Design ddr2_test, start of the top module:
module ddr2_test
	(
	input  wire          clk,
	input  wire          reset,
	input  wire          writes_en,
	input  wire          reads_en,
	input  wire          calib_done, 
	output reg           ib_re,
	input  wire [31:0]   ib_data,
	input  wire [7:0]    ib_count,  
	input  wire          ib_valid,
	input  wire          ib_empty,
	output reg           ob_we,
	output reg  [31:0]   ob_data,
	input  wire [9:0]    ob_count,
	output reg           p0_rd_en_o, 
	input  wire          p0_rd_empty,
	input  wire [31:0]   p0_rd_data,
	input  wire          p0_cmd_full,
	output reg           p0_cmd_en,
	output reg  [2:0]    p0_cmd_instr,
	output reg  [29:0]   p0_cmd_byte_addr,
	output wire [5:0]    p0_cmd_bl_o, 
	input  wire          p0_wr_full,
	output reg           p0_wr_en,
	output reg  [31:0]   p0_wr_data,
	output wire [3:0]    p0_wr_mask,
	output reg [26:0]		MEMORY_COUNT  
	);
For scale: ~830 cells after synthesis, roughly 230 I/O pins, about 8300 sq um of cells after synthesis.
export LEC_CHECK = 0
export CAP_MARGIN = 20
export CORE_MARGIN = 2
export CORE_UTILIZATION = 57
export CTS_CLUSTER_SIZE = 35
export GPL_TIMING_DRIVEN = 1
export SETUP_SLACK_MARGIN = 0.05
export SLEW_MARGIN = 20
create_clock -name core_clock -period 1.9 [get_ports {clk}]
run.sh (not shown) runs the stock make flow with config.mk's settings and CLKGATE_MAP_FILE=.
The starting point completed, yet does not pass: setup timing.
Rerun with:
- CORE_UTILIZATION: 57 -> 40
- CTS_CLUSTER_SIZE: 35 -> unset
- GPL_TIMING_DRIVEN: 1 -> unset
- SETUP_SLACK_MARGIN: 0.05 -> 0.36
- clock period: 1.9 -> 1.35 ns (I/O delays scaled with it)
After rerunning: The new run finished with setup timing left. Cell count grows by about a fifth. Routed wire length increases by a quarter to a third. Non-clock buffer count grows by 204. First-iteration DRC count drops by roughly a tenth. Power increases by well over a third. Hold slack is worse by 120 ps. Global-route usage went down by 3.0 points. Combinational power increases by well over a third. Design area grows by a quarter to a third. Synthesized cell count stays the same. Clock-buffer cell count is unchanged.
Rerun with:
- ABC_AREA: unset -> 1
- CORE_UTILIZATION: 40 -> 45
- PLACE_DENSITY: unset -> 0.6
- SETUP_SLACK_MARGIN: 0.36 -> unset
- clock period: 1.35 -> 1.07 ns (I/O delays scaled with it)
What happened: The new run reached the layout checks and failed them: setup timing; register-to-register slack gets better by 160 ps; worst setup slack improves by 160 ps; first-iteration DRC count increases by 42%; die area fell by about 6%; via count rose by about 17%; sequential cell count stays the same; design area rose by about 1.3%; hold slack loses 59 ps; utilization climbs by 6.7 points.
Rerun with:
- CORE_UTILIZATION: 45 -> 51
- CTS_CLUSTER_SIZE: unset -> 99
- SETUP_SLACK_MARGIN: unset -> -0.08
Effect: The new run finished but failed the layout checks on setup timing; sequential share of layout area rises by 0.27 points; register-to-register slack degrades by 490 ps; cell count falls by 2.1%; total power rises by 4.2%; global-route usage rises by 6.3 points; cell area falls by 1.3%; sequential power is about the same.

* * *

ddr2_test again, from the RTL that the note above started with.
make LEC_CHECK=0 CAP_MARGIN=0 CORE_MARGIN=2 CORE_UTILIZATION=65 CTS_CLUSTER_SIZE=32 PLACE_DENSITY=0.6 SLEW_MARGIN=20 finish   # period 2.05 ns
The baseline ran to the end with no violations.
Next try:
CAP_MARGIN = 20   (was 0)
CORE_UTILIZATION = 56   (was 65)
CTS_CLUSTER_SIZE = not set   (was 32)
PLACE_DENSITY = not set   (was 0.6)
SETUP_SLACK_MARGIN = 0.35   (was not set)
clock period = 1.35 ns   (was 2.05 ns; I/O delays follow)
After rerunning:
- Now the flow failed in 4_1_cts with DPL-0033
- synthesized area is unchanged
- synthesized cell count stays the same
- die size grows by 15%
Next try:
CORE_UTILIZATION = 40   (was 56)
PLACE_DENSITY = 0.6   (was not set)
SETUP_SLACK_MARGIN = not set   (was 0.35)
clock period = 2.43 ns   (was 1.35 ns; I/O delays follow)
What happened: The new run ran to the end with no violations. Area after synthesis stays the same. Synthesized cell count does not change. Die area rises by 39%.
Next try:
CAP_MARGIN = 30   (was 20)
PLACE_DENSITY = not set   (was 0.6)
clock period = 3.4 ns   (was 2.43 ns; I/O delays follow)
Outcome:
- sequential share of layout area goes up by 0.41 points
- core utilization goes down by 0.55 points
- global-route usage goes down by 0.94 points
- clock skew goes up by 6.2 ps
- die size stays the same
- worst hold slack is worse by 18 ps
- design area goes down by 1.0%
Power is estimated from default activity; no workload was simulated.
